$ cat flow/config.mk
export PLATFORM = sky130hd
export DESIGN_NAME = EC_TOP
export DESIGN_NICKNAME = EC_TOP
export VERILOG_FILES = /design/flow/design.v
export SDC_FILE = /design/flow/constraint.sdc
export NUM_CORES = 4
export LEC_CHECK = 0
export CAP_MARGIN = 20
export CELL_PAD_IN_SITES_DETAIL_PLACEMENT = 2
export CORE_MARGIN = 2
export CORE_UTILIZATION = 40
export MAX_ROUTING_LAYER = met4
export SLEW_MARGIN = 20
$ cat flow/constraint.sdc
create_clock -name core_clock -period 77.0 [get_ports {clk}]
set_input_delay 15.4000 -clock core_clock [delete_from_list [all_inputs] [get_ports {clk}]]
set_output_delay 15.4000 -clock core_clock [all_outputs]
set_load 0.01 [all_outputs]
$ cat flow/design.v
module INV_IP #(parameter IP_WIDTH = 6) (
    IN_1, IN_2,
    OUT_INV
);
input  [IP_WIDTH-1:0] IN_1, IN_2;
output [IP_WIDTH-1:0] OUT_INV;
parameter LOOP_IDX = 8;
genvar i;
reg [IP_WIDTH-1:0] old_r [0:LOOP_IDX-1];
reg [IP_WIDTH-1:0] r [0:LOOP_IDX-1];
reg [IP_WIDTH-1:0] q [0:LOOP_IDX-1];
reg signed [IP_WIDTH-1:0] old_t [0:LOOP_IDX-1];
reg [3:0] index [1:LOOP_IDX-1];
reg signed [IP_WIDTH-1:0] t [0:LOOP_IDX-1];
generate
for(i=0;i<LOOP_IDX;i=i+1) begin: loop_old_r
    always@(*) begin
        if(i==0) begin
            old_r[0] = (IN_1 > IN_2)? IN_1:IN_2;
        end
        else begin
            old_r[i] = r[i-1];        
        end
    end
end
endgenerate
generate
for(i=0;i<LOOP_IDX;i=i+1) begin: loop_r
    always@(*) begin
        if(i==0) begin
            r[0] = (IN_1 > IN_2)? IN_2:IN_1;
        end
        else begin
            if(r[i-1]!=0)
                r[i] = old_r[i-1] - q[i-1] * r[i-1];
            else
                r[i] = 0;
        end
    end
end
endgenerate
generate
for(i=0;i<LOOP_IDX;i=i+1) begin: loop_q
    always@(*) begin
        if(r[i]!=0)
            q[i] = old_r[i] / r[i];
        else
            q[i] = 0;
    end
end
endgenerate
generate
for(i=0;i<LOOP_IDX;i=i+1) begin: loop_old_t
    always@(*) begin
        if(i==0) begin
            old_t[0] = 0;    
        end
        else begin
            if(r[i-1]!=0) begin
                old_t[i] = t[i-1];
            end
            else
                old_t[i] = 0;
        end
    end
end
endgenerate
generate
for(i=1;i<LOOP_IDX;i=i+1) begin: loop_index
    always@(*) begin
            if(r[i-1]!=0) begin
                index[i] = i;
            end
            else
                index[i] = index[i-1];
    end
end
endgenerate
generate
for(i=0;i<LOOP_IDX;i=i+1) begin: loop_t
    always@(*) begin
        if(i==0) begin
            t[0] = 1;    
        end
        else begin
            if(r[i-1]!=0)
                t[i] = old_t[i-1] - q[i-1] * t[i-1];
            else
                t[i] = 0;
        end
    end
end
endgenerate
assign OUT_INV = (old_t[index[LOOP_IDX-1]][IP_WIDTH-1]==1)? old_t[index[LOOP_IDX-1]]+old_r[0]:old_t[index[LOOP_IDX-1]];
endmodule
module EC_TOP(
    clk, rst_n, in_valid,
    in_Px, in_Py, in_Qx, in_Qy, in_prime, in_a,
    out_valid, out_Rx, out_Ry
);
input clk, rst_n, in_valid;
input [6-1:0] in_Px, in_Py, in_Qx, in_Qy, in_prime, in_a;
output reg out_valid;
output reg [6-1:0] out_Rx, out_Ry;
localparam S_IDLE = 0;
localparam S_IN_DATA = 1;
localparam S_P_ADD = 2;
localparam S_P_DOU = 3;
localparam S_XR_YR = 4;
localparam S_OUT = 5;
parameter IP_WIDTH = 6;
reg [2:0] current_state, next_state;
reg [3:0] cnt_s_p;
reg [2:0] cnt_xr_yr;
reg [5:0] px_reg;
reg [5:0] py_reg;
reg [5:0] qx_reg;
reg [5:0] qy_reg;
reg [5:0] a_reg;
reg [5:0] prime_reg;
wire [5:0] p_sub_xp;
wire [5:0] p_sub_yp;
wire [5:0] p_sub_xq;
wire [5:0] p_sub_xr;
wire [6:0] xq_xp1;
wire [6:0] yq_yp1;
wire [7:0] xr_w;
wire [6:0] xp2_3_a;
reg [5:0] xr_reg ;
reg [5:0] s_reg;
reg [11:0] mod_in;
wire [5:0] mod_out;
reg [IP_WIDTH-1:0]  IN_2;
wire [IP_WIDTH-1:0] OUT_INV;
reg [5:0] yp2_ip;
wire [6:0] xp_xr1;
wire [11:0]mul_out;
reg [5:0] mul_in1, mul_in2;
wire [6:0] s_xp_xr1_yp1;
always@(posedge clk or negedge rst_n) begin
    if(!rst_n)
        current_state <= S_IDLE;
    else
        current_state <= next_state;
end
always@(*) begin
    case (current_state)
        S_IDLE:    next_state = in_valid? S_IN_DATA:S_IDLE;
        S_IN_DATA: next_state = (px_reg==qx_reg && py_reg==qy_reg)? S_P_DOU:S_P_ADD;
        S_P_ADD:   next_state = (cnt_s_p==4)? S_XR_YR:S_P_ADD;
        S_P_DOU:   next_state = (cnt_s_p==8)? S_XR_YR:S_P_DOU;
        S_XR_YR:   next_state = (cnt_xr_yr==6)? S_OUT:S_XR_YR;
        S_OUT:     next_state = S_IDLE;
        default: next_state = S_IDLE;
    endcase
end
always @(posedge clk or negedge rst_n) begin
    if (!rst_n) 
        cnt_s_p <= 0;    
    else begin
        if(current_state==S_P_ADD && cnt_s_p<=3)
            cnt_s_p <= cnt_s_p + 1;
        else if(current_state==S_P_DOU && cnt_s_p<=7)
            cnt_s_p <= cnt_s_p + 1;
        else
            cnt_s_p <= 0;
    end  
end
always @(posedge clk or negedge rst_n) begin
    if (!rst_n) 
        cnt_xr_yr <= 0;    
    else begin
        if(current_state==S_XR_YR && cnt_xr_yr<=5)
            cnt_xr_yr <= cnt_xr_yr + 1;
        else
            cnt_xr_yr <= 0;
    end  
end
always@(posedge clk or negedge rst_n) begin
    if(!rst_n) 
        px_reg <= 0;
    else begin
        if(in_valid)
            px_reg <= in_Px;
    end
end
always@(posedge clk or negedge rst_n) begin
    if(!rst_n) 
        py_reg <= 0;
    else begin
        if(in_valid)
            py_reg <= in_Py;
    end
end
always@(posedge clk or negedge rst_n) begin
    if(!rst_n) 
        qx_reg <= 0;
    else begin
        if(in_valid)
            qx_reg <= in_Qx;
    end
end
always@(posedge clk or negedge rst_n) begin
    if(!rst_n) 
        qy_reg <= 0;
    else begin
        if(in_valid)
            qy_reg <= in_Qy;
    end
end
always@(posedge clk or negedge rst_n) begin
    if(!rst_n) 
        a_reg <= 0;
    else begin
        if(in_valid)
            a_reg <= in_a;
    end
end
always@(posedge clk or negedge rst_n) begin
    if(!rst_n) 
        prime_reg <= 2;
    else begin
        if(in_valid)
            prime_reg <= in_prime;
    end
end
assign p_sub_xp = prime_reg - px_reg;
assign p_sub_yp = prime_reg - py_reg;
assign p_sub_xq = prime_reg - qx_reg;
assign p_sub_xr = prime_reg - mod_out;
assign xq_xp1 = qx_reg + p_sub_xp;    
assign yq_yp1 = qy_reg + p_sub_yp;    
assign xr_w = mod_out + p_sub_xp + p_sub_xq;  
assign xp_xr1 = px_reg + p_sub_xr;
assign s_xp_xr1_yp1 = mod_out + p_sub_yp;
assign xp2_3_a = mod_out + a_reg;
always@(posedge clk or negedge rst_n) begin
    if(!rst_n)
        s_reg <= 0;
    else begin
        if(current_state==S_P_ADD && cnt_s_p==4 || current_state==S_P_DOU && cnt_s_p==8)
            s_reg <= mod_out;
    end
end
always @(posedge clk or negedge rst_n) begin
    if (!rst_n) begin
       xr_reg <= 0;
    end
    else begin
        if(cnt_xr_yr==2) 
            xr_reg <= mod_out;
    end
end
always @(posedge clk or negedge rst_n) begin
    if(!rst_n)
        mod_in <= 0;
    else begin
        if(current_state==S_P_ADD) begin
            case(cnt_s_p)
                'd0: mod_in <= xq_xp1;
                'd1: mod_in <= yq_yp1;
                'd3: mod_in <= mul_out;
            endcase
        end
        else if(current_state==S_P_DOU) begin
            case(cnt_s_p)
                'd0: mod_in <= {py_reg, 1'b0};
                'd2: mod_in <= mul_out;
                'd4: mod_in <= mul_out;
                'd5: mod_in <= xp2_3_a;
                'd7: mod_in <= mul_out;
            endcase
        end
        else if(current_state==S_XR_YR) begin
             case(cnt_xr_yr)
                'd0: mod_in <= mul_out;
                'd1: mod_in <= xr_w;
                'd2: mod_in <= xp_xr1;
                'd4: mod_in <= mul_out;
                'd5: mod_in <= s_xp_xr1_yp1;
            endcase
        end
    end
end
assign mod_out = mod_in % prime_reg;
always@(posedge clk or negedge rst_n) begin
    if(!rst_n)
        IN_2 <= 0;
    else begin
        if((current_state==S_P_ADD || current_state==S_P_DOU) && cnt_s_p==1) begin
            IN_2 <= mod_out;
        end
    end
end
INV_IP #(.IP_WIDTH(IP_WIDTH)) I_INV_IP ( .IN_1(prime_reg), .IN_2(IN_2), . OUT_INV(OUT_INV));
always@(posedge clk or negedge rst_n) begin
    if(!rst_n) 
        yp2_ip <= 0;
    else begin
        if(current_state==S_P_DOU && cnt_s_p==2)
            yp2_ip <= OUT_INV;
    end
end
always @(posedge clk or negedge rst_n) begin
    if(!rst_n)
        mul_in1 <= 0;
    else begin
         if(current_state==S_P_ADD) begin
            case(cnt_s_p)
                'd2: mul_in1 <= mod_out;
                'd4: mul_in1 <= mod_out;
            endcase
        end
        else if(current_state==S_P_DOU) begin
            case(cnt_s_p)
                'd1: mul_in1 <= px_reg;
                'd3: mul_in1 <= 3;
                'd6: mul_in1 <= mod_out;
                'd8: mul_in1 <= mod_out;
            endcase
        end
        else if(current_state==S_XR_YR) begin
            case(cnt_xr_yr)
                'd3: mul_in1 <= s_reg;
            endcase
        end
    end
end
always @(posedge clk or negedge rst_n) begin
    if(!rst_n)
        mul_in2 <= 0;
    else begin
         if(current_state==S_P_ADD) begin
            case(cnt_s_p)
                'd2: mul_in2 <= OUT_INV;
                'd4: mul_in2 <= mod_out;
            endcase
        end
        else if(current_state==S_P_DOU) begin
            case(cnt_s_p)
                'd1: mul_in2 <= px_reg;
                'd3: mul_in2 <= mod_out;
                'd6: mul_in2 <= yp2_ip;
                'd8: mul_in2 <= mod_out;
            endcase
        end
        else if(current_state==S_XR_YR) begin
            case(cnt_xr_yr)
                'd3: mul_in2 <= mod_out;
            endcase
        end
    end
end
assign mul_out = mul_in1 * mul_in2;
always @(posedge clk or negedge rst_n) begin
    if(!rst_n)
        out_valid <= 0;
    else begin
        if(cnt_xr_yr==6)
            out_valid <= 1;
        else
            out_valid <= 0;
    end
end
always @(posedge clk or negedge rst_n) begin
    if(!rst_n)
        out_Rx <= 0;
    else begin
        if(cnt_xr_yr==6)
            out_Rx <= xr_reg;
        else
            out_Rx <= 0;
    end
end
always @(posedge clk or negedge rst_n) begin
    if(!rst_n)
        out_Ry <= 0;
    else begin
        if(cnt_xr_yr==6)
            out_Ry <= mod_out;
        else
            out_Ry <= 0;
    end
end
endmodule
$ cat flow/run.sh
#!/bin/bash
# the make line also repeats each setting of config.mk as NAME=value (left out here)
make -C /OpenROAD-flow-scripts/flow DESIGN_CONFIG=/design/flow/config.mk WORK_HOME=/design/flow/orfs CLKGATE_MAP_FILE= finish
==> results of run 1 <==
## what timing repair did
item	CTS	global route
buffers inserted	2	14
pin swaps	0	7
resized	23	74
endpoints found under the setup margin	12	12
## per-stage QoR
step	setup WS [ns]	util [%]	cells	cell area (um^2)	TNS [ns]
after floorplan	10.13	-	3098	24600	0
after global placement	6.25	42.9	3867	26000	0
after detailed placement	-3.94	42.9	3867	26000	-43.02
after CTS	0.0127	43.6	3885	26400	0
after global routing	-3.33	44.3	3904	26800	-35.48
final	-0.935	44.3	3905	26800	-7.17
## final cells by class
class	instances	area [um^2]
inverters	296	1120
clock inverters	7	88.8
flip-flops and latches	110	2770
well taps	782	978
diodes	5	12.5
multi-input cells	2598	20800
clock buffers	9	225
fillers	6750	33700
repair buffers	98	862
## layer usage
metal	up-vias	track usage (%)	wire, um
li1	10927	-	-
met1	13221	38.0	43700
met2	1608	66.8	62300
met3	887	7.78	9700
met4	0	28.5	12500
met5	-	-	0
==> tab_implementation.tex, run 1 <==
% Implementation results table
\begin{tabular}{lr}
\hline
Metric & Value \\
\hline
\multicolumn{2}{l}{\textbf{Clocking}} \\
\quad Maximum buffer depth of the clock tree & 2 \\
\quad TritonCTS clock tree & built \\
\quad Clock network latency to the later pin of the worst-skew pair & 0.42 ns \\
\quad Cell at the root of the clock tree & sky130\_fd\_sc\_hd\_\_clkbuf\_16 \\
\quad TritonCTS buffer count & 9 \\
\quad Hold-fix buffers at CTS & 0 \\
\quad Depth of the CTS H-tree & 3 \\
\quad Clock transition at path regs & roughly 0.09 ns \\
\quad Clock sink count & 110 \\
\multicolumn{2}{l}{\textbf{Layout}} \\
\quad Layout-stage area growth over the synthesis result & 8.95\% \\
\quad Nets@finish & 3677 \\
\multicolumn{2}{l}{\textbf{Die}} \\
\quad Total core area & 60600 um\^{}2 \\
\quad Vertical extent of the die & 252 um \\
\quad Std-Cell Rows & 90 \\
\quad Total I/O pin count & 52 \\
\quad Width of the chip & 252 um \\
\quad Chip Area & 63600 um\^{}2 \\
\quad Fraction of the core area occupied by cells at floorplan & 40.7\% \\
\multicolumn{2}{l}{\textbf{Status}} \\
\quad Status & finished with violations \\
\quad Layout Check Fails & setup timing \\
\multicolumn{2}{l}{\textbf{Setup path}} \\
\quad Crit path arrival time & a little under 80 ns \\
\quad Setup slack on the worst flop-to-flop path & -0.94 ns \\
\quad Endpoint of the most critical register-to-register path & mul\_in2[5] \\
\quad Crit Path Category & register to register \\
\quad CP Launch Type & register \\
\quad CP startpoint & IN\_2[1] \\
\quad Crit-path max cell delay & approximately 0.9 ns \\
\quad Setup crit end & mul\_in2[5] \\
\quad Worst-path maximum fanout & 24 \\
\quad Cell occurring most often along the worst timing path & sky130\_fd\_sc\_hd\_\_ha\_1 \\
\quad Required arrival time at the worst endpoint & 77.36 ns \\
\quad Family with the most delay on the worst path & AND-OR/OR-AND gates \\
\quad Standard cell with the maximum stage delay on the critical path & sky130\_fd\_sc\_hd\_\_xnor2\_1 \\
\quad Bufs and invs on worst path & 27 \\
\quad Number of cells on the critical path & 339 \\
\quad Number of cells on the worst reg-to-reg path & around 340 \\
\quad Reg2Reg Launch Point & IN\_2[1] \\
\quad Capturing element type of the critical path & register \\
\multicolumn{2}{l}{\textbf{Final timing}} \\
\quad Share of the clock period used by the worst path & 101\% \\
\quad Count of final setup violators & 12 \\
\quad Layout Skew & $\sim$0.015 ns \\
\quad Relative slew slack & 24.1\% \\
\quad Number of pins exceeding their max-slew limit in the final report & 0 \\
\quad Slew of the pin with the lowest slew margin & 1.13 ns \\
\quad F\_max & roughly 0.013 GHz \\
\quad Final hold vios & 0 \\
\quad Fin worst setup slack & -0.935 ns \\
\quad Crit path time final & 77.94 ns \\
\quad Final-layout worst hold slack & 0.466 ns \\
\multicolumn{2}{l}{\textbf{GRT}} \\
\quad Overall fraction of global-route tracks in use & 38.4\% \\
\quad Initial antenna violation count & 5 \\
\quad Grt total ovfl & 0 \\
\quad Pin count of the biggest net entering global routing & 59 \\
\quad Vias in the first global route & 29767 \\
\quad Global-route wire length before repair & 181 mm \\
\multicolumn{2}{l}{\textbf{Yosys}} \\
\quad Synth cell types & 100 \\
\quad Floorplan net count & between 3000 and 4000 \\
\quad Yosys-reported design area after synthesis & 24600 um\^{}2 \\
\quad Cell area after synthesis & 24600 um\^{}2 \\
\quad Synth logic family & adder cells \\
\quad Proportion of netlist area held by the largest area contributor & 21.1\% \\
\quad Post-synth seq share & 11.2\% \\
\quad Fraction of synthesis flops using an asynchronous set or reset pin & 100\% \\
\quad Flip-flops with a built-in enable & 0 \\
\quad Most area-consuming cells after synthesis & sky130\_fd\_sc\_hd\_\_ha\_1 21\%, sky130\_fd\_sc\_hd\_\_dfrtp\_1 11\%, sky130\_fd\_sc\_hd\_\_fa\_1 8.9\%, sky130\_fd\_sc\_hd\_\_xnor2\_1 5.4\%, sky130\_fd\_sc\_hd\_\_nor2\_1 4.6\% \\
\quad Most common library cells after synthesis & 416 x sky130\_fd\_sc\_hd\_\_ha\_1, 299 x sky130\_fd\_sc\_hd\_\_nor2\_1, 292 x sky130\_fd\_sc\_hd\_\_inv\_1 \\
\quad Most frequently used cell type in the post-synthesis netlist & sky130\_fd\_sc\_hd\_\_ha\_1 \\
\quad YS warnings & 8 \\
\quad Area fraction in full adders, half adders and majority gates & 30.0\% \\
\quad Simple logic cell fraction of the synthesized area & 18.5\% \\
\quad Multiplexer area fraction after synthesis & under 10\% \\
\quad \# Cells Yosys & 3098 \\
\quad Complex-gate fraction of the synthesized area & 20.1\% \\
\quad Post-synth regs & 110 \\
\quad Top\_reg\_cell synth & sky130\_fd\_sc\_hd\_\_dfrtp\_1 \\
\quad Top cell type by total area after synthesis & sky130\_fd\_sc\_hd\_\_ha\_1 \\
\quad Cells after Synth & 3098 \\
\quad Synth Area in XOR/XNOR & a little under a tenth \\
\quad Avg Synthesized Cell Area & about 8 um\^{}2 \\
\multicolumn{2}{l}{\textbf{Placed design}} \\
\quad Estimated wirelength of the detail-placed design & 94.4 mm \\
\quad Last weighted congestion value of the routability-driven placer & 0.951 \\
\quad Number of I/O port buffers & around 51 \\
\multicolumn{2}{l}{\textbf{Detailed routing}} \\
\quad Wirelength per Cell & $\sim$33 um \\
\quad Iteration count of the initial detailed-routing pass & 5 \\
\quad Drt first-iter violations & 2149 \\
\quad Vias & 26643 \\
\quad Total wire length & 128 mm \\
\quad Residual DRC & 0 \\
\quad Ratio of routed vias to standard cells & around 7 \\
\quad Number of antenna-violating nets in the routed design & 0 \\
\multicolumn{2}{l}{\textbf{Hold path}} \\
\quad Number of cells on the worst hold path & 1 \\
\quad Worst hold endpoint & current\_state[0] \\
\quad Type of the worst min-delay path & register to register \\
\quad Hold Crit Start & current\_state[4] \\
\multicolumn{2}{l}{\textbf{Run}} \\
\quad Stage-log warning count & 40 \\
\quad Max Cap Viol & 0 \\
\hline
\end{tabular}
==> run 2, diff against run 1 <==
- ABC_AREA: default -> 1
- CAP_MARGIN: 20 -> 40
- CELL_PAD_IN_SITES_DETAIL_PLACEMENT: 2 -> default
- CORE_MARGIN: 2 -> 3
- CORE_UTILIZATION: 40 -> 43
- CTS_CLUSTER_SIZE: default -> 13
- GPL_TIMING_DRIVEN: default -> 0
- HOLD_SLACK_MARGIN: default -> -0.1
- MAX_ROUTING_LAYER: met4 -> default
- SETUP_SLACK_MARGIN: default -> 5.0
- SLEW_MARGIN: 20 -> 0
- TNS_END_PERCENT: default -> 5
- clock period: 77.0 -> 42.2 ns (I/O delays scaled with it)
==> run 2 against run 1 <==
Register-to-register slack lost 13 ns. Worst setup slack lost 13 ns. First-iteration DRC count shrank 32%. Non-clock buffer count grew 256. Die size shrank 2.9%. Maximum frequency grew 38%. Area after synthesis grew 2.6%. Cell count grew 22%. Still fails the layout checks on setup timing. Core utilization grew 8.3 points.
==> tab_implementation.tex, run 2 <==
% Implementation results table
\begin{tabular}{lr}
\hline
Metric & Value \\
\hline
\multicolumn{2}{l}{\textbf{Status}} \\
\quad Status & finished with violations \\
\quad Layout Check Fails & setup timing \\
\multicolumn{2}{l}{\textbf{Yosys}} \\
\quad Top\_reg\_cell synth & sky130\_fd\_sc\_hd\_\_dfrtp\_1 \\
\quad Multiplexer area fraction after synthesis & 0.564\% (-4.2 points) \\
\quad Post-synth seq share & 10.9\% (-0.28 points) \\
\quad \# Cells Yosys & 3679 (+19\%) \\
\quad Proportion of netlist area held by the largest area contributor & 20.6\% (-0.54 points) \\
\quad Most common library cells after synthesis & 748 x sky130\_fd\_sc\_hd\_\_nand2\_1, 612 x sky130\_fd\_sc\_hd\_\_inv\_1, 416 x sky130\_fd\_sc\_hd\_\_ha\_1 \\
\quad Synth Area in XOR/XNOR & 7.95\% (-1.4 points) \\
\quad Post-synth regs & 110 (unchanged) \\
\quad Avg Synthesized Cell Area & 6.87 um\^{}2 (-14\%) \\
\quad Most frequently used cell type in the post-synthesis netlist & sky130\_fd\_sc\_hd\_\_nand2\_1 \\
\quad Synth cell types & 75 (-25\%) \\
\quad YS warnings & 8 (unchanged) \\
\quad Flip-flops with a built-in enable & 0 (unchanged) \\
\quad Synth logic family & adder cells \\
\quad Floorplan net count & 4243 (+16\%) \\
\quad Fraction of synthesis flops using an asynchronous set or reset pin & 100\% (unchanged) \\
\quad Top cell type by total area after synthesis & sky130\_fd\_sc\_hd\_\_ha\_1 \\
\quad Most area-consuming cells after synthesis & sky130\_fd\_sc\_hd\_\_ha\_1 21\%, sky130\_fd\_sc\_hd\_\_nand2\_1 11\%, sky130\_fd\_sc\_hd\_\_dfrtp\_1 11\%, sky130\_fd\_sc\_hd\_\_inv\_1 9.1\%, sky130\_fd\_sc\_hd\_\_fa\_1 8.6\% \\
\quad Complex-gate fraction of the synthesized area & 14.1\% (-6.0 points) \\
\quad Yosys-reported design area after synthesis & 25300 um\^{}2 (+2.6\%) \\
\quad Simple logic cell fraction of the synthesized area & 26.0\% (+7.5 points) \\
\quad Cells after Synth & 3679 (+19\%) \\
\quad Cell area after synthesis & 25300 um\^{}2 (+2.6\%) \\
\quad Area fraction in full adders, half adders and majority gates & 29.2\% (-0.80 points) \\
\multicolumn{2}{l}{\textbf{Layout}} \\
\quad Layout-stage area growth over the synthesis result & 20.5\% \\
\quad Fill cells & 5800 (-14\%) \\
\quad Footprint of the flip-flops and latches & 2760 um\^{}2 (-0.14\%) \\
\quad Nets@finish & 4543 (+24\%) \\
\quad Core utilization of the finished layout & 52.6\% (+8.3 points) \\
\quad Area taken by multi-input logic gates & 21100 um\^{}2 (+1.3\%) \\
\multicolumn{2}{l}{\textbf{Clocking}} \\
\quad Clock network latency to the later pin of the worst-skew pair & 0.37 ns (-0.05 ns) \\
\quad Depth of the CTS H-tree & 3 (unchanged) \\
\quad Maximum buffer depth of the clock tree & 2 (unchanged) \\
\quad Cell at the root of the clock tree & sky130\_fd\_sc\_hd\_\_clkbuf\_16 \\
\quad Clock sink count & 110 (unchanged) \\
\quad Hold-fix buffers at CTS & 0 (unchanged) \\
\quad TritonCTS buffer count & 9 (unchanged) \\
\quad TritonCTS clock tree & built \\
\quad Clock transition at path regs & 0.08 ns (about the same) \\
\multicolumn{2}{l}{\textbf{Detailed routing}} \\
\quad Drt first-iter violations & 1455 (-32\%) \\
\quad Routed length on met1 & 36.1 mm (-17\%) \\
\quad Number of antenna-violating nets in the routed design & 0 (unchanged) \\
\quad Iteration count of the initial detailed-routing pass & 6 (+1) \\
\quad Amount of wire on met2 after detailed routing & 34.5 mm (-45\%) \\
\quad Met3 routed wirelength & 3.34 mm (-66\%) \\
\quad Residual DRC & 0 (unchanged) \\
\quad Ratio of routed vias to standard cells & 5.22 (-24\%) \\
\quad Total antenna diodes in the routed design & 0 (-5) \\
\quad Wirelength per Cell & 15.8 um (-52\%) \\
\quad Top layer in use & met4 \\
\quad Vias & 24781 (-7.0\%) \\
\quad Total wire length & 75.0 mm (-41\%) \\
\multicolumn{2}{l}{\textbf{Setup path}} \\
\quad Standard cell with the maximum stage delay on the critical path & sky130\_fd\_sc\_hd\_\_dfstp\_4 \\
\quad Crit path arrival time & 56.59 ns (-21.70 ns) \\
\quad Family with the most delay on the worst path & adder cells \\
\quad Capturing element type of the critical path & register \\
\quad Worst-path maximum fanout & 8 (-67\%) \\
\quad Reg2Reg Launch Point & prime\_reg[1] \\
\quad Bufs and invs on worst path & 77 (+190\%) \\
\quad Crit-path max cell delay & 0.68 ns (-0.21 ns) \\
\quad CP Launch Type & register \\
\quad Number of cells on the worst reg-to-reg path & 399 (+18\%) \\
\quad Endpoint of the most critical register-to-register path & mul\_in2[5] \\
\quad Setup crit end & mul\_in2[5] \\
\quad Cell occurring most often along the worst timing path & sky130\_fd\_sc\_hd\_\_nand2\_2 \\
\quad CP startpoint & prime\_reg[1] \\
\quad Required arrival time at the worst endpoint & 42.49 ns (-34.87 ns) \\
\quad Setup slack on the worst flop-to-flop path & -14.09 ns (-13.16 ns) \\
\quad Crit Path Category & register to register \\
\quad Number of cells on the critical path & 399 (+18\%) \\
\multicolumn{2}{l}{\textbf{Final timing}} \\
\quad Layout Skew & 0.0116 ns (-0.00334 ns) \\
\quad Number of pins exceeding their max-slew limit in the final report & 0 (unchanged) \\
\quad Count of final setup violators & 12 (unchanged) \\
\quad Unrepaired setup endpoints after global routing & yes \\
\quad Setup\_tns & -166.58 ns (-159.41 ns) \\
\quad F\_max & 0.0178 GHz (+38\%) \\
\quad Crit path time final & 56.29 ns (-21.64 ns) \\
\quad Fin worst setup slack & -14.09 ns (-13.16 ns) \\
\quad Relative slew slack & 43.5\% (+19 points) \\
\quad Final hold vios & 0 (unchanged) \\
\quad Slew of the pin with the lowest slew margin & 0.845 ns (-0.284 ns) \\
\quad Share of the clock period used by the worst path & 133\% (+32 points) \\
\multicolumn{2}{l}{\textbf{GRT}} \\
\quad Grt total ovfl & 0 (unchanged) \\
\quad Initial antenna violation count & 0 (-5) \\
\quad Vias in the first global route & 23229 (-22\%) \\
\quad Pin count of the biggest net entering global routing & 65 (+10\%) \\
\quad Overall fraction of global-route tracks in use & 23.3\% (-15 points) \\
\quad Global-route wire length before repair & 120 mm (-34\%) \\
\multicolumn{2}{l}{\textbf{Die}} \\
\quad Total I/O pin count & 52 (unchanged) \\
\quad Total core area & 57900 um\^{}2 (-4.4\%) \\
\quad Vertical extent of the die & 248 um (-1.5\%) \\
\quad Width of the chip & 248 um (-1.5\%) \\
\quad Chip Area & 61700 um\^{}2 (-2.9\%) \\
\quad Fraction of the core area occupied by cells at floorplan & 43.7\% (+3.0 points) \\
\quad Std-Cell Rows & 88 (-2.2\%) \\
\multicolumn{2}{l}{\textbf{Run}} \\
\quad Stage-log warning count & 43 (+7.5\%) \\
\quad Max Cap Viol & 0 (unchanged) \\
\multicolumn{2}{l}{\textbf{Hold path}} \\
\quad Type of the worst min-delay path & register to register \\
\quad Hold Crit Start & current\_state[4] \\
\quad Worst hold endpoint & current\_state[0] \\
\quad Number of cells on the worst hold path & 1 (unchanged) \\
\multicolumn{2}{l}{\textbf{Placed design}} \\
\quad Estimated wirelength of the detail-placed design & 58.1 mm (-38\%) \\
\quad Number of I/O port buffers & 50 (-2.0\%) \\
\quad Last weighted congestion value of the routability-driven placer & 0.929 (-2.3\%) \\
\hline
\end{tabular}
## run 2: final cells by class
cell class                      instances  share of cell area, %
Multi-Input combinational cell       2856                   69.1
Sequential cell                       110                   9.07
Inverter                              648                   8.11
Timing Repair Buffer                  288                   7.78
Tap cell                              765                   3.14
Buffer                                 66                   1.84
Clock buffer                            9                  0.739
Clock inverter                          7                  0.213
## run 2: through the flow
step | area (um^2) | hold slack (ns) | cells | setup WS [ns]
floorplan | 25800 | 0.419 | 3679 | -11.82
global placement | 27300 | 0.443 | 4494 | -20.26
detailed placement | 27400 | 0.457 | 4499 | -20.47
CTS | 29100 | 0.471 | 4663 | -14.33
global route | 30500 | 0.480 | 4749 | -17.49
finish | 30500 | 0.465 | 4749 | -14.09
## run 2: metal layers
layer	global-route usage (%)	vias up
li1	-	12518
met1	33.7	11681
met2	38.5	502
met3	1.96	80
met4	3.37	0
met5	0.154	-
## run 2: repair_timing
action                     CTS  global route
pin swaps                  138           205
cloned                       2             2
setup buffers              146            84
resized                     75           176
setup endpoints to repair   12            12
==> run 3, diff against run 2 <==
- ABC_AREA: 1 -> default
- CAP_MARGIN: 40 -> 0
- CORE_MARGIN: 3 -> 2
- CORE_UTILIZATION: 43 -> 72
- CTS_CLUSTER_SIZE: 13 -> default
- GPL_TIMING_DRIVEN: 0 -> default
- HOLD_SLACK_MARGIN: -0.1 -> default
- PLACE_DENSITY_LB_ADDON: default -> 0.02
- SETUP_SLACK_MARGIN: 5.0 -> default
- SLEW_MARGIN: 0 -> 20
- TNS_END_PERCENT: 5 -> 95
- clock period: 42.2 -> 60.6 ns (I/O delays scaled with it)
==> run 3 against run 2 <==
The flow now stops in 5_1_grt. Die size down 42%. Area after synthesis is 2.5% lower. Synthesized cell count down 16%.
==> tab_implementation.tex, run 3 <==
% Yosys + OpenROAD metrics
\begin{tabular}{lr}
\hline
Metric & Value \\
\hline
\multicolumn{2}{l}{\textbf{Status}} \\
\quad Status & aborted with a tool error \\
\quad Stopping stage & 5\_1\_grt \\
\multicolumn{2}{l}{\textbf{Yosys}} \\
\quad Multiplexer area fraction after synthesis & 4.76\% (+4.2 points) \\
\quad Post-synth regs & 110 (unchanged) \\
\quad Most area-consuming cells after synthesis & sky130\_fd\_sc\_hd\_\_ha\_1 21\%, sky130\_fd\_sc\_hd\_\_dfrtp\_1 11\%, sky130\_fd\_sc\_hd\_\_fa\_1 8.9\%, sky130\_fd\_sc\_hd\_\_xnor2\_1 5.4\%, sky130\_fd\_sc\_hd\_\_nor2\_1 4.6\% \\
\quad Top\_reg\_cell synth & sky130\_fd\_sc\_hd\_\_dfrtp\_1 \\
\quad Post-synth seq share & 11.2\% (+0.28 points) \\
\quad Most frequently used cell type in the post-synthesis netlist & sky130\_fd\_sc\_hd\_\_ha\_1 \\
\quad Simple logic cell fraction of the synthesized area & 18.5\% (-7.5 points) \\
\quad Top cell type by total area after synthesis & sky130\_fd\_sc\_hd\_\_ha\_1 \\
\quad Proportion of netlist area held by the largest area contributor & 21.1\% (+0.54 points) \\
\quad Fraction of synthesis flops using an asynchronous set or reset pin & 100\% (unchanged) \\
\quad Synth Area in XOR/XNOR & 9.39\% (+1.4 points) \\
\quad Most common library cells after synthesis & 416 x sky130\_fd\_sc\_hd\_\_ha\_1, 299 x sky130\_fd\_sc\_hd\_\_nor2\_1, 292 x sky130\_fd\_sc\_hd\_\_inv\_1 \\
\quad Floorplan net count & 3662 (-14\%) \\
\quad Complex-gate fraction of the synthesized area & 20.1\% (+6.0 points) \\
\quad \# Cells Yosys & 3098 (-16\%) \\
\quad Synth cell types & 100 (+33\%) \\
\quad Avg Synthesized Cell Area & 7.95 um\^{}2 (+16\%) \\
\quad Cells after Synth & 3098 (-16\%) \\
\quad Yosys-reported design area after synthesis & 24600 um\^{}2 (-2.5\%) \\
\quad YS warnings & 8 (unchanged) \\
\quad Area fraction in full adders, half adders and majority gates & 30.0\% (+0.80 points) \\
\quad Synth logic family & adder cells \\
\quad Flip-flops with a built-in enable & 0 (unchanged) \\
\quad Cell area after synthesis & 24600 um\^{}2 (-2.5\%) \\
\multicolumn{2}{l}{\textbf{Die}} \\
\quad Vertical extent of the die & 189 um (-24\%) \\
\quad Total core area & 33600 um\^{}2 (-42\%) \\
\quad Std-Cell Rows & 67 (-24\%) \\
\quad Total I/O pin count & 52 (unchanged) \\
\quad Width of the chip & 189 um (-24\%) \\
\quad Fraction of the core area occupied by cells at floorplan & 73.3\% (+30 points) \\
\quad Chip Area & 35700 um\^{}2 (-42\%) \\
\multicolumn{2}{l}{\textbf{Placed design}} \\
\quad Count of placed standard cells including taps & 3612 (-20\%) \\
\quad Last weighted congestion value of the routability-driven placer & 1.03 (+11\%) \\
\quad Estimated wirelength of the detail-placed design & 60.1 mm (+3.3\%) \\
\quad Setup slack after placement & -2.90 ns (+17.57 ns) \\
\quad Number of I/O port buffers & 51 (+2.0\%) \\
\multicolumn{2}{l}{\textbf{Clocking}} \\
\quad TritonCTS buffer count & 9 (unchanged) \\
\quad Clock sink count & 110 (unchanged) \\
\quad Depth of the CTS H-tree & 3 (unchanged) \\
\quad Cell at the root of the clock tree & sky130\_fd\_sc\_hd\_\_clkbuf\_16 \\
\quad Maximum buffer depth of the clock tree & 2 (unchanged) \\
\quad Hold-fix buffers at CTS & 0 (unchanged) \\
\hline
\end{tabular}
-- run 3: stage by stage --
stage          cell area, um^2  hold WS, ns
2_1_floorplan            25200        0.405
3_5_place_dp             26600        0.436
4_1_cts                  28000        0.445
3_3_place_gp             26600        0.420
-- run 3: what timing repair did --
item	CTS
endpoints found under the hold margin	0
pin swaps	45
cloned	0
setup buffers	124
gates resized	56
setup endpoints to repair	12
==> run 4, diff against run 3 <==
- CAP_MARGIN: 0 -> 20
- CTS_CLUSTER_DIAMETER: default -> 204
- GPL_ROUTABILITY_DRIVEN: default -> 0
- TNS_END_PERCENT: 95 -> default
- clock period: 60.6 -> 58.9 ns (I/O delays scaled with it)
==> run 4 against run 3 <==
The flow again stops in 5_1_grt. Die size unchanged. Area after synthesis unchanged. Synthesized cell count unchanged.
==> tab_implementation.tex, run 4 <==
% Yosys + OpenROAD metrics
\begin{tabular}{lr}
\hline
Metric & Value \\
\hline
\multicolumn{2}{l}{\textbf{Yosys}} \\
\quad Avg Synthesized Cell Area & 7.95 um\^{}2 (unchanged) \\
\quad Cell area after synthesis & 24600 um\^{}2 (unchanged) \\
\quad YS warnings & 8 (unchanged) \\
\quad Post-synth regs & 110 (unchanged) \\
\quad Proportion of netlist area held by the largest area contributor & 21.1\% (unchanged) \\
\quad Most area-consuming cells after synthesis & sky130\_fd\_sc\_hd\_\_ha\_1 21\%, sky130\_fd\_sc\_hd\_\_dfrtp\_1 11\%, sky130\_fd\_sc\_hd\_\_fa\_1 8.9\%, sky130\_fd\_sc\_hd\_\_xnor2\_1 5.4\%, sky130\_fd\_sc\_hd\_\_nor2\_1 4.6\% \\
\quad Flip-flops with a built-in enable & 0 (unchanged) \\
\quad Synth cell types & 100 (unchanged) \\
\quad Floorplan net count & 3662 (unchanged) \\
\quad Synth logic family & adder cells \\
\quad Yosys-reported design area after synthesis & 24600 um\^{}2 (unchanged) \\
\quad Fraction of synthesis flops using an asynchronous set or reset pin & 100\% (unchanged) \\
\quad Synth Area in XOR/XNOR & 9.39\% (unchanged) \\
\quad Most frequently used cell type in the post-synthesis netlist & sky130\_fd\_sc\_hd\_\_ha\_1 \\
\quad Top cell type by total area after synthesis & sky130\_fd\_sc\_hd\_\_ha\_1 \\
\quad Area fraction in full adders, half adders and majority gates & 30.0\% (unchanged) \\
\quad Complex-gate fraction of the synthesized area & 20.1\% (unchanged) \\
\quad \# Cells Yosys & 3098 (unchanged) \\
\quad Cells after Synth & 3098 (unchanged) \\
\quad Most common library cells after synthesis & 416 x sky130\_fd\_sc\_hd\_\_ha\_1, 299 x sky130\_fd\_sc\_hd\_\_nor2\_1, 292 x sky130\_fd\_sc\_hd\_\_inv\_1 \\
\quad Multiplexer area fraction after synthesis & 4.76\% (unchanged) \\
\quad Simple logic cell fraction of the synthesized area & 18.5\% (unchanged) \\
\quad Top\_reg\_cell synth & sky130\_fd\_sc\_hd\_\_dfrtp\_1 \\
\quad Post-synth seq share & 11.2\% (unchanged) \\
\multicolumn{2}{l}{\textbf{Die}} \\
\quad Vertical extent of the die & 189 um (unchanged) \\
\quad Chip Area & 35700 um\^{}2 (unchanged) \\
\quad Fraction of the core area occupied by cells at floorplan & 73.3\% (unchanged) \\
\quad Std-Cell Rows & 67 (unchanged) \\
\quad Width of the chip & 189 um (unchanged) \\
\quad Total I/O pin count & 52 (unchanged) \\
\quad Total core area & 33600 um\^{}2 (unchanged) \\
\multicolumn{2}{l}{\textbf{Clocking}} \\
\quad Cell at the root of the clock tree & sky130\_fd\_sc\_hd\_\_clkbuf\_16 \\
\quad Maximum buffer depth of the clock tree & 2 (unchanged) \\
\quad Depth of the CTS H-tree & 3 (unchanged) \\
\quad Clock sink count & 110 (unchanged) \\
\quad TritonCTS buffer count & 9 (unchanged) \\
\multicolumn{2}{l}{\textbf{Placed design}} \\
\quad Estimated wirelength of the detail-placed design & 61.9 mm (+3.0\%) \\
\quad Count of placed standard cells including taps & 3627 (+0.42\%) \\
\quad Number of I/O port buffers & 51 (unchanged) \\
\multicolumn{2}{l}{\textbf{GRT}} \\
\quad Grt total ovfl & 31 \\
\quad Overall fraction of global-route tracks in use & about 77\% \\
\multicolumn{2}{l}{\textbf{Status}} \\
\quad Stopping stage & 5\_1\_grt \\
\quad Tool Error & [ERROR GRT-0232] Routing congestion too high. Check the congestion heatmap in the GUI. \\
\quad Status & aborted with a tool error \\
\hline
\end{tabular}
==> run 4: routing by layer <==
metal | GRT overflow | track usage (%)
met4 | 14 | 71.5
met1 | 1 | 77.7
met2 | 15 | 90.3
met3 | 1 | 67.4
met5 | 0 | 50.5
==> run 4: repair_timing <==
action,in CTS
setup buffers,175
endpoints found under the setup margin,12
pin swaps,150
hold buffers,0
gates resized,87
hold endpoints to repair,0
cloned,0
==> run 4: per-stage QoR <==
stage	instance area [um^2]	setup slack (ns)
global placement	26900	-0.0678
detailed placement	26900	-3.13
CTS	29000	-0.259
floorplan	25500	-0.368
==> run 5, diff against run 4 <==
- ABC_AREA: default -> 1
- CAP_MARGIN: 20 -> 30
- CELL_PAD_IN_SITES_DETAIL_PLACEMENT: default -> 2
- CELL_PAD_IN_SITES_GLOBAL_PLACEMENT: default -> 0
- CORE_ASPECT_RATIO: default -> 1.07
- CORE_MARGIN: 2 -> 3
- CORE_UTILIZATION: 72 -> 29
- CTS_CLUSTER_DIAMETER: 204 -> default
- CTS_CLUSTER_SIZE: default -> 76
- GPL_ROUTABILITY_DRIVEN: 0 -> default
- GPL_TIMING_DRIVEN: default -> 1
- PLACE_DENSITY: default -> 0.88
- PLACE_DENSITY_LB_ADDON: 0.02 -> default
- SETUP_SLACK_MARGIN: default -> 5.0
- TNS_END_PERCENT: default -> 60
- clock period: 58.9 -> 95.6 ns (I/O delays scaled with it)
==> run 5 against run 4 <==
The flow again stops in 5_1_grt. Die size rose to 2.5 times the previous value. Area after synthesis increased by 2.6%. Synthesized cell count grew 19%.
==> tab_implementation.tex, run 5 <==
% Yosys + OpenROAD metrics
\begin{tabular}{lr}
\hline
Metric & Value \\
\hline
\multicolumn{2}{l}{\textbf{Status}} \\
\quad Status & aborted with a tool error \\
\quad Stopping stage & 5\_1\_grt \\
\multicolumn{2}{l}{\textbf{Yosys}} \\
\quad Cells after Synth & 3679 (+19\%) \\
\quad Top\_reg\_cell synth & sky130\_fd\_sc\_hd\_\_dfrtp\_1 \\
\quad Most area-consuming cells after synthesis & sky130\_fd\_sc\_hd\_\_ha\_1 21\%, sky130\_fd\_sc\_hd\_\_nand2\_1 11\%, sky130\_fd\_sc\_hd\_\_dfrtp\_1 11\%, sky130\_fd\_sc\_hd\_\_inv\_1 9.1\%, sky130\_fd\_sc\_hd\_\_fa\_1 8.6\% \\
\quad Most frequently used cell type in the post-synthesis netlist & sky130\_fd\_sc\_hd\_\_nand2\_1 \\
\quad Most common library cells after synthesis & 748 x sky130\_fd\_sc\_hd\_\_nand2\_1, 612 x sky130\_fd\_sc\_hd\_\_inv\_1, 416 x sky130\_fd\_sc\_hd\_\_ha\_1 \\
\quad Simple logic cell fraction of the synthesized area & 26.0\% (+7.5 points) \\
\quad Post-synth seq share & 10.9\% (-0.28 points) \\
\quad Cell area after synthesis & 25300 um\^{}2 (+2.6\%) \\
\quad Synth logic family & adder cells \\
\quad Top cell type by total area after synthesis & sky130\_fd\_sc\_hd\_\_ha\_1 \\
\quad Flip-flops with a built-in enable & 0 (unchanged) \\
\quad \# Cells Yosys & 3679 (+19\%) \\
\quad Synth Area in XOR/XNOR & 7.95\% (-1.4 points) \\
\quad Area fraction in full adders, half adders and majority gates & 29.2\% (-0.80 points) \\
\quad YS warnings & 8 (unchanged) \\
\quad Complex-gate fraction of the synthesized area & 14.1\% (-6.0 points) \\
\quad Floorplan net count & 4243 (+16\%) \\
\quad Proportion of netlist area held by the largest area contributor & 20.6\% (-0.54 points) \\
\quad Avg Synthesized Cell Area & 6.87 um\^{}2 (-14\%) \\
\quad Fraction of synthesis flops using an asynchronous set or reset pin & 100\% (unchanged) \\
\quad Yosys-reported design area after synthesis & 25300 um\^{}2 (+2.6\%) \\
\quad Synth cell types & 75 (-25\%) \\
\quad Multiplexer area fraction after synthesis & 0.564\% (-4.2 points) \\
\quad Post-synth regs & 110 (unchanged) \\
\multicolumn{2}{l}{\textbf{Clocking}} \\
\quad Hold-fix buffers at CTS & 0 (unchanged) \\
\quad Clock sink count & 110 (unchanged) \\
\quad Resize count post-CTS & 0 (-100\%) \\
\quad Cell at the root of the clock tree & sky130\_fd\_sc\_hd\_\_clkbuf\_16 \\
\quad Setup Buffers After CTS & 0 (-100\%) \\
\quad Depth of the CTS H-tree & 3 (unchanged) \\
\quad Maximum buffer depth of the clock tree & 2 (unchanged) \\
\quad TritonCTS buffer count & 9 (unchanged) \\
\multicolumn{2}{l}{\textbf{Die}} \\
\quad Vertical extent of the die & 311 um (+65\%) \\
\quad Total I/O pin count & 52 (unchanged) \\
\quad Chip Area & 90800 um\^{}2 (+150\%) \\
\quad Width of the chip & 291 um (+54\%) \\
\quad Total core area & 86100 um\^{}2 (+160\%) \\
\quad Fraction of the core area occupied by cells at floorplan & 29.4\% (-44 points) \\
\quad Std-Cell Rows & 111 (+66\%) \\
\multicolumn{2}{l}{\textbf{Placed design}} \\
\quad Estimated wirelength of the detail-placed design & 155 mm (+150\%) \\
\quad Last weighted congestion value of the routability-driven placer & 0.989 \\
\quad Number of I/O port buffers & 51 (unchanged) \\
\quad Cell area after placement & 26900 um\^{}2 (-0.33\%) \\
\quad Count of placed standard cells including taps & 4803 (+32\%) \\
\hline
\end{tabular}
-- run 5: metrics by stage --
stage | setup WS [ns] | util, %
after floorplan | 37.58 | -
after global placement | 34.15 | 31.2
after detailed placement | 16.92 | 31.2
after CTS | 15.16 | 31.5
==> run 6, diff against run 5 <==
- CAP_MARGIN: 30 -> 0
- CELL_PAD_IN_SITES_DETAIL_PLACEMENT: 2 -> default
- CELL_PAD_IN_SITES_GLOBAL_PLACEMENT: 0 -> default
- CORE_ASPECT_RATIO: 1.07 -> default
- CORE_MARGIN: 3 -> 2
- CORE_UTILIZATION: 29 -> 72
- CTS_CLUSTER_SIZE: 76 -> 10
- GPL_TIMING_DRIVEN: 1 -> default
- HOLD_SLACK_MARGIN: default -> 0.29
- PLACE_DENSITY: 0.88 -> 0.42
- TNS_END_PERCENT: 60 -> 20
- clock period: 95.6 -> 62.4 ns (I/O delays scaled with it)
==> run 6 against run 5 <==
Now clean on timing, DRC and antenna. Area after synthesis did not move. Die size fell by 60%. Synthesized cell count did not move.
==> tab_implementation.tex, run 6 <==
% Implementation results table
\begin{tabular}{lr}
\hline
Metric & Value \\
\hline
\multicolumn{2}{l}{\textbf{Yosys}} \\
\quad Simple logic cell fraction of the synthesized area & 26.0\% (unchanged) \\
\quad Complex-gate fraction of the synthesized area & 14.1\% (unchanged) \\
\quad Cells after Synth & 3679 (unchanged) \\
\quad Yosys-reported design area after synthesis & 25300 um\^{}2 (unchanged) \\
\quad Post-synth seq share & 10.9\% (unchanged) \\
\quad Top\_reg\_cell synth & sky130\_fd\_sc\_hd\_\_dfrtp\_1 \\
\quad Proportion of netlist area held by the largest area contributor & 20.6\% (unchanged) \\
\quad Most common library cells after synthesis & 748 x sky130\_fd\_sc\_hd\_\_nand2\_1, 612 x sky130\_fd\_sc\_hd\_\_inv\_1, 416 x sky130\_fd\_sc\_hd\_\_ha\_1 \\
\quad Most frequently used cell type in the post-synthesis netlist & sky130\_fd\_sc\_hd\_\_nand2\_1 \\
\quad Synth cell types & 75 (unchanged) \\
\quad Flip-flops with a built-in enable & 0 (unchanged) \\
\quad Avg Synthesized Cell Area & 6.87 um\^{}2 (unchanged) \\
\quad Area fraction in full adders, half adders and majority gates & 29.2\% (unchanged) \\
\quad Multiplexer area fraction after synthesis & 0.564\% (unchanged) \\
\quad Most area-consuming cells after synthesis & sky130\_fd\_sc\_hd\_\_ha\_1 21\%, sky130\_fd\_sc\_hd\_\_nand2\_1 11\%, sky130\_fd\_sc\_hd\_\_dfrtp\_1 11\%, sky130\_fd\_sc\_hd\_\_inv\_1 9.1\%, sky130\_fd\_sc\_hd\_\_fa\_1 8.6\% \\
\quad Floorplan net count & 4243 (unchanged) \\
\quad YS warnings & 8 (unchanged) \\
\quad Top cell type by total area after synthesis & sky130\_fd\_sc\_hd\_\_ha\_1 \\
\quad Cell area after synthesis & 25300 um\^{}2 (unchanged) \\
\quad Fraction of synthesis flops using an asynchronous set or reset pin & 100\% (unchanged) \\
\quad Synth logic family & adder cells \\
\quad \# Cells Yosys & 3679 (unchanged) \\
\quad Synth Area in XOR/XNOR & 7.95\% (unchanged) \\
\quad Post-synth regs & 110 (unchanged) \\
\multicolumn{2}{l}{\textbf{Setup path}} \\
\quad Number of cells on the worst reg-to-reg path & roughly 370 \\
\quad Bufs and invs on worst path & 62 \\
\quad Crit-path max cell delay & 0.74 ns \\
\quad Setup crit end & mul\_in2[5] \\
\quad Required arrival time at the worst endpoint & between 60 and 70 ns \\
\quad CP startpoint & IN\_2[1] \\
\quad Family with the most delay on the worst path & adder cells \\
\quad Cell occurring most often along the worst timing path & sky130\_fd\_sc\_hd\_\_inv\_1 \\
\quad Capturing element type of the critical path & register \\
\quad CP Launch Type & register \\
\quad Worst-path maximum fanout & 11 \\
\quad Reg2Reg Launch Point & IN\_2[1] \\
\quad Number of cells on the critical path & 369 \\
\quad Endpoint of the most critical register-to-register path & mul\_in2[5] \\
\quad Setup slack on the worst flop-to-flop path & 2.74 ns \\
\quad Crit Path Category & register to register \\
\quad Standard cell with the maximum stage delay on the critical path & sky130\_fd\_sc\_hd\_\_xnor2\_1 \\
\quad Crit path arrival time & 59.96 ns \\
\multicolumn{2}{l}{\textbf{GRT}} \\
\quad Pin count of the biggest net entering global routing & 72 \\
\quad Global-route wire length before repair & 121 mm \\
\quad Vias in the first global route & 25162 \\
\quad Overall fraction of global-route tracks in use & between 40\% and 50\% \\
\quad Grt total ovfl & 0 \\
\quad Initial antenna violation count & 7 \\
\multicolumn{2}{l}{\textbf{Layout}} \\
\quad Fill cells & 1974 \\
\quad Nets@finish & 4445 \\
\quad Footprint of the flip-flops and latches & 2760 um\^{}2 \\
\quad Core utilization of the finished layout & 85.1\% \\
\quad Layout-stage area growth over the synthesis result & 16.3\% \\
\quad Area taken by multi-input logic gates & 21200 um\^{}2 \\
\multicolumn{2}{l}{\textbf{Clocking}} \\
\quad Clock sink count & 110 (unchanged) \\
\quad Cell at the root of the clock tree & sky130\_fd\_sc\_hd\_\_clkbuf\_16 \\
\quad Clock transition at path regs & around 0.090 ns \\
\quad Maximum buffer depth of the clock tree & 2 (unchanged) \\
\quad TritonCTS buffer count & 9 (unchanged) \\
\quad TritonCTS clock tree & built \\
\quad Clock network latency to the later pin of the worst-skew pair & approximately 0.38 ns \\
\quad Depth of the CTS H-tree & 3 (unchanged) \\
\quad Hold-fix buffers at CTS & 0 (unchanged) \\
\multicolumn{2}{l}{\textbf{Die}} \\
\quad Std-Cell Rows & 68 (-39\%) \\
\quad Chip Area & 36600 um\^{}2 (-60\%) \\
\quad Total core area & 34500 um\^{}2 (-60\%) \\
\quad Total I/O pin count & 52 (unchanged) \\
\quad Width of the chip & 191 um (-34\%) \\
\quad Fraction of the core area occupied by cells at floorplan & 73.2\% (+44 points) \\
\quad Vertical extent of the die & 191 um (-39\%) \\
\multicolumn{2}{l}{\textbf{Final timing}} \\
\quad Count of final setup violators & 0 \\
\quad Relative slew slack & $\sim$23\% \\
\quad Unrepaired setup endpoints after global routing & no \\
\quad Crit path time final & 59.66 ns \\
\quad Share of the clock period used by the worst path & 95.6\% \\
\quad F\_max & around 0.017 GHz \\
\quad Number of pins exceeding their max-slew limit in the final report & 0 \\
\quad Final hold vios & 0 \\
\quad Fin worst setup slack & between 2 and 3 ns \\
\quad Slew of the pin with the lowest slew margin & 1.15 ns \\
\quad Layout Skew & 0.0113 ns \\
\multicolumn{2}{l}{\textbf{Detailed routing}} \\
\quad Residual DRC & 0 \\
\quad Drt first-iter violations & 3494 \\
\quad Iteration count of the initial detailed-routing pass & 9 \\
\quad Number of antenna-violating nets in the routed design & 0 \\
\quad Vias & about 28000 \\
\quad Wirelength per Cell & 21.1 um \\
\quad Total wire length & 91.7 mm \\
\quad Ratio of routed vias to standard cells & 6.45 \\
\multicolumn{2}{l}{\textbf{Run}} \\
\quad Stage-log warning count & 43 \\
\quad Max Cap Viol & 0 \\
\multicolumn{2}{l}{\textbf{Placed design}} \\
\quad Last weighted congestion value of the routability-driven placer & 0.990 (+0.10\%) \\
\quad Setup slack after placement & -1.95 ns (-18.88 ns) \\
\quad Estimated wirelength of the detail-placed design & 57.8 mm (-63\%) \\
\quad Number of I/O port buffers & 51 (unchanged) \\
\multicolumn{2}{l}{\textbf{Hold path}} \\
\quad Type of the worst min-delay path & register to register \\
\quad Hold Crit Start & current\_state[4] \\
\quad Worst hold endpoint & current\_state[0] \\
\quad Number of cells on the worst hold path & 1 \\
\multicolumn{2}{l}{\textbf{Status}} \\
\quad Status & finished clean \\
\hline
\end{tabular}
==> run 6: area by class of cell <==
type / instances / share of cell area [%]
repair buffers: 252 / 6.98
clock buffers: 9 / 0.766
flip-flops and latches: 110 / 9.39
clock inverters: 7 / 0.306
inverters: 648 / 8.39
well taps: 455 / 1.94
multi-input cells: 2859 / 72.2
repair inverters: 1 / 0.0255
diodes: 5 / 0.0426
==> run 6: metal layers <==
metal | share of wire (%) | up-vias | track usage, %
met2 | 43 | 2070 | 70.9
met3 | 13 | 777 | 4.68
li1 | - | 12320 | -
met5 | 0.37 | - | 0
met1 | 35 | 12850 | 49.4
met4 | 8.6 | 15 | 21.5
==> run 6: stage by stage <==
| step | cells | cell area, um^2 | hold slack [ns] | TNS [ns] |
|---|---|---|---|---|
| 2_1_floorplan | 3679 | 25300 | 0.419 | 0 |
| 3_3_place_gp | 4136 | 26100 | 0.422 | 0 |
| 3_5_place_dp | 4136 | 26100 | 0.429 | -19.74 |
| 4_1_cts | 4226 | 27300 | 0.455 | 0 |
| 5_1_grt | 4345 | 29400 | 0.466 | 0 |
| 6_report | 4346 | 29400 | 0.454 | 0 |
==> run 6: what timing repair did <==
item,4_1_cts,5_1_grt
gates cloned,1,4
buffers inserted,73,111
hold endpoints to repair,0,0
resized,93,324
endpoints found under the setup margin,12,12
pin swaps,55,219
==> run 7, diff against run 6 <==
- ABC_AREA: 1 -> default
- CAP_MARGIN: 0 -> 20
- CELL_PAD_IN_SITES_DETAIL_PLACEMENT: default -> 0
- CELL_PAD_IN_SITES_GLOBAL_PLACEMENT: default -> 3
- CORE_ASPECT_RATIO: default -> 0.68
- CORE_MARGIN: 2 -> 6
- CORE_UTILIZATION: 72 -> 52
- CTS_CLUSTER_SIZE: 10 -> default
- GPL_ROUTABILITY_DRIVEN: default -> 1
- HOLD_SLACK_MARGIN: 0.29 -> -0.04
- MAX_ROUTING_LAYER: default -> met5
- MIN_ROUTING_LAYER: default -> met2
- PLACE_DENSITY: 0.42 -> default
- TNS_END_PERCENT: 20 -> default
- clock period: 62.4 -> 82.2 ns (I/O delays scaled with it)
==> run 7 against run 6 <==
The run now fails in 3_1_place_gp_skip_io. Synthesized cell count down 16%. Die size up 44%. Area after synthesis down 2.5%.
==> tab_implementation.tex, run 7 <==
% Yosys + OpenROAD metrics
\begin{tabular}{lr}
\hline
Metric & Value \\
\hline
\multicolumn{2}{l}{\textbf{Status}} \\
\quad Status & aborted with a tool error \\
\quad Stopping stage & 3\_1\_place\_gp\_skip\_io \\
\quad Tool Error & [ERROR GPL-0301] Utilization 112.161 \% exceeds 100\%. \\
\multicolumn{2}{l}{\textbf{Yosys}} \\
\quad Yosys-reported design area after synthesis & 24600 um\^{}2 (-2.5\%) \\
\quad Most common library cells after synthesis & 416 x sky130\_fd\_sc\_hd\_\_ha\_1, 299 x sky130\_fd\_sc\_hd\_\_nor2\_1, 292 x sky130\_fd\_sc\_hd\_\_inv\_1 \\
\quad Most area-consuming cells after synthesis & sky130\_fd\_sc\_hd\_\_ha\_1 21\%, sky130\_fd\_sc\_hd\_\_dfrtp\_1 11\%, sky130\_fd\_sc\_hd\_\_fa\_1 8.9\%, sky130\_fd\_sc\_hd\_\_xnor2\_1 5.4\%, sky130\_fd\_sc\_hd\_\_nor2\_1 4.6\% \\
\quad Top cell type by total area after synthesis & sky130\_fd\_sc\_hd\_\_ha\_1 \\
\quad Flip-flops with a built-in enable & 0 (unchanged) \\
\quad Avg Synthesized Cell Area & 7.95 um\^{}2 (+16\%) \\
\quad Proportion of netlist area held by the largest area contributor & 21.1\% (+0.54 points) \\
\quad Complex-gate fraction of the synthesized area & 20.1\% (+6.0 points) \\
\quad Simple logic cell fraction of the synthesized area & 18.5\% (-7.5 points) \\
\quad Fraction of synthesis flops using an asynchronous set or reset pin & 100\% (unchanged) \\
\quad Post-synth regs & 110 (unchanged) \\
\quad Top\_reg\_cell synth & sky130\_fd\_sc\_hd\_\_dfrtp\_1 \\
\quad Cells after Synth & 3098 (-16\%) \\
\quad Multiplexer area fraction after synthesis & 4.76\% (+4.2 points) \\
\quad Floorplan net count & 3662 (-14\%) \\
\quad Synth cell types & 100 (+33\%) \\
\quad \# Cells Yosys & 3098 (-16\%) \\
\quad Most frequently used cell type in the post-synthesis netlist & sky130\_fd\_sc\_hd\_\_ha\_1 \\
\quad Synth Area in XOR/XNOR & 9.39\% (+1.4 points) \\
\quad Synth logic family & adder cells \\
\quad Cell area after synthesis & 24600 um\^{}2 (-2.5\%) \\
\quad YS warnings & 8 (unchanged) \\
\quad Area fraction in full adders, half adders and majority gates & 30.0\% (+0.80 points) \\
\quad Post-synth seq share & 11.2\% (+0.28 points) \\
\multicolumn{2}{l}{\textbf{Die}} \\
\quad Chip Area & 52900 um\^{}2 (+44\%) \\
\quad Width of the chip & 276 um (+44\%) \\
\quad Vertical extent of the die & 192 um (about the same) \\
\quad Total core area & 46500 um\^{}2 (+35\%) \\
\quad Fraction of the core area occupied by cells at floorplan & 53.0\% (-20 points) \\
\quad Std-Cell Rows & 65 (-4.4\%) \\
\hline
\end{tabular}
==> run 8, diff against run 7 <==
- CAP_MARGIN: 20 -> 40
- CELL_PAD_IN_SITES_DETAIL_PLACEMENT: 0 -> default
- CELL_PAD_IN_SITES_GLOBAL_PLACEMENT: 3 -> default
- CORE_ASPECT_RATIO: 0.68 -> default
- CORE_MARGIN: 6 -> 3
- CORE_UTILIZATION: 52 -> 67
- CTS_CLUSTER_SIZE: default -> 55
- GPL_ROUTABILITY_DRIVEN: 1 -> default
- GPL_TIMING_DRIVEN: default -> 1
- HOLD_SLACK_MARGIN: -0.04 -> 0.2
- MAX_ROUTING_LAYER: met5 -> default
- MIN_ROUTING_LAYER: met2 -> default
- SETUP_SLACK_MARGIN: 5.0 -> default
- SLEW_MARGIN: 20 -> 0
- TNS_END_PERCENT: default -> 5
- clock period: 82.2 -> 61.4 ns (I/O delays scaled with it)
==> run 8 against run 7 <==
Now fails the layout checks on setup timing. Synthesized cell count is the same. Die size shrank 26%. Area after synthesis is the same.
==> tab_implementation.tex, run 8 <==
% Implementation results table
\begin{tabular}{lr}
\hline
Metric & Value \\
\hline
\multicolumn{2}{l}{\textbf{Status}} \\
\quad Status & finished with violations \\
\quad Layout Check Fails & setup timing \\
\multicolumn{2}{l}{\textbf{Layout}} \\
\quad Design Area, Final & 29300 um\^{}2 \\
\quad Core utilization of the finished layout & 81.5\% \\
\quad Layout-stage area growth over the synthesis result & 18.8\% \\
\multicolumn{2}{l}{\textbf{GRT}} \\
\quad Most used routing layer in global routing & met2 \\
\quad Grt total ovfl & 0 \\
\quad Met3 Track Usage GR & 7.11\% \\
\quad Global routing met2 resource utilization & 65.2\% \\
\quad Overall fraction of global-route tracks in use & 39.6\% \\
\quad Initial antenna violation count & 0 \\
\multicolumn{2}{l}{\textbf{Detailed routing}} \\
\quad Iteration count of the initial detailed-routing pass & 9 \\
\quad Residual DRC & 0 \\
\quad Wirelength per Cell & 22.5 um \\
\quad Total antenna diodes in the routed design & 0 \\
\quad Number of antenna-violating nets in the routed design & 0 \\
\multicolumn{2}{l}{\textbf{Yosys}} \\
\quad Floorplan net count & 3662 (unchanged) \\
\quad Post-synth regs & 110 (unchanged) \\
\quad Area fraction in full adders, half adders and majority gates & 30.0\% (unchanged) \\
\quad Top cell type by total area after synthesis & sky130\_fd\_sc\_hd\_\_ha\_1 \\
\quad Most frequently used cell type in the post-synthesis netlist & sky130\_fd\_sc\_hd\_\_ha\_1 \\
\quad Flip-flops with a built-in enable & 0 (unchanged) \\
\quad Avg Synthesized Cell Area & 7.95 um\^{}2 (unchanged) \\
\quad Simple logic cell fraction of the synthesized area & 18.5\% (unchanged) \\
\quad Multiplexer area fraction after synthesis & 4.76\% (unchanged) \\
\quad Synth cell types & 100 (unchanged) \\
\quad Cell area after synthesis & 24600 um\^{}2 (unchanged) \\
\quad Fraction of synthesis flops using an asynchronous set or reset pin & 100\% (unchanged) \\
\quad Post-synth seq share & 11.2\% (unchanged) \\
\quad Yosys-reported design area after synthesis & 24600 um\^{}2 (unchanged) \\
\quad Top\_reg\_cell synth & sky130\_fd\_sc\_hd\_\_dfrtp\_1 \\
\quad YS warnings & 8 (unchanged) \\
\quad Complex-gate fraction of the synthesized area & 20.1\% (unchanged) \\
\quad \# Cells Yosys & 3098 (unchanged) \\
\quad Most area-consuming cells after synthesis & sky130\_fd\_sc\_hd\_\_ha\_1 21\%, sky130\_fd\_sc\_hd\_\_dfrtp\_1 11\%, sky130\_fd\_sc\_hd\_\_fa\_1 8.9\%, sky130\_fd\_sc\_hd\_\_xnor2\_1 5.4\%, sky130\_fd\_sc\_hd\_\_nor2\_1 4.6\% \\
\quad Synth Area in XOR/XNOR & 9.39\% (unchanged) \\
\quad Cells after Synth & 3098 (unchanged) \\
\quad Synth logic family & adder cells \\
\quad Proportion of netlist area held by the largest area contributor & 21.1\% (unchanged) \\
\quad Most common library cells after synthesis & 416 x sky130\_fd\_sc\_hd\_\_ha\_1, 299 x sky130\_fd\_sc\_hd\_\_nor2\_1, 292 x sky130\_fd\_sc\_hd\_\_inv\_1 \\
\multicolumn{2}{l}{\textbf{Setup path}} \\
\quad Reg2Reg Launch Point & IN\_2[4] \\
\quad Capturing element type of the critical path & register \\
\quad Endpoint of the most critical register-to-register path & mul\_in2[5] \\
\quad CP startpoint & IN\_2[4] \\
\quad Cell occurring most often along the worst timing path & sky130\_fd\_sc\_hd\_\_ha\_1 \\
\quad Required arrival time at the worst endpoint & 61.66 ns \\
\quad Bufs and invs on worst path & 21 \\
\quad CP Launch Type & register \\
\quad Crit path arrival time & between 60 and 70 ns \\
\quad Family with the most delay on the worst path & AND-OR/OR-AND gates \\
\multicolumn{2}{l}{\textbf{Die}} \\
\quad Total core area & 35900 um\^{}2 (-23\%) \\
\quad Width of the chip & 198 um (-28\%) \\
\quad Vertical extent of the die & 198 um (+3.3\%) \\
\quad Fraction of the core area occupied by cells at floorplan & 68.6\% (+16 points) \\
\quad Chip Area & 39100 um\^{}2 (-26\%) \\
\quad Std-Cell Rows & 69 (+6.2\%) \\
\multicolumn{2}{l}{\textbf{Final timing}} \\
\quad Unrepaired setup endpoints after global routing & yes \\
\quad F\_max & 0.0162 GHz \\
\quad Fin worst setup slack & -0.466 ns \\
\quad Share of the clock period used by the worst path & 101\% \\
\quad Count of final setup violators & 12 \\
\quad Final hold vios & 0 \\
\multicolumn{2}{l}{\textbf{Clocking}} \\
\quad Depth of the CTS H-tree & 3 \\
\quad Clock network latency to the later pin of the worst-skew pair & 0.37 ns \\
\quad Maximum buffer depth of the clock tree & 2 \\
\quad TritonCTS buffer count & 9 \\
\multicolumn{2}{l}{\textbf{Placed design}} \\
\quad Cell area after placement & 26500 um\^{}2 \\
\hline
\end{tabular}
## run 8: layout make-up
cell class,count,area [um^2]
multi-input combinational,2598,21800
fill,2291,6650
sequential,110,2760
timing repair buffer,329,2660
inverter,296,1130
tap,461,577
clock buffer,9,225
clock inverter,7,101
## run 8: repair_timing
item	in CTS	in global routing
hold buffers	0	0
setup buffers	44	121
pin swaps	32	233
hold endpoints to repair	0	0
gates resized	46	228
endpoints found under the setup margin	12	12
## run 8: through the flow
step / hold slack (ns) / cells
finish: 0.439 / 3810
global route: 0.465 / 3810
floorplan: 0.405 / 3098
CTS: 0.443 / 3690
detailed placement: 0.421 / 3630
global placement: 0.409 / 3623
## run 8: routing by layer
metal | share of wire, % | vias up | wire length [um]
met3 | 10 | 455 | 8980
met5 | 0 | - | 0
li1 | - | 11389 | -
met2 | 46 | 1616 | 39100
met4 | 6.0 | 0 | 5150
met1 | 38 | 12163 | 32400
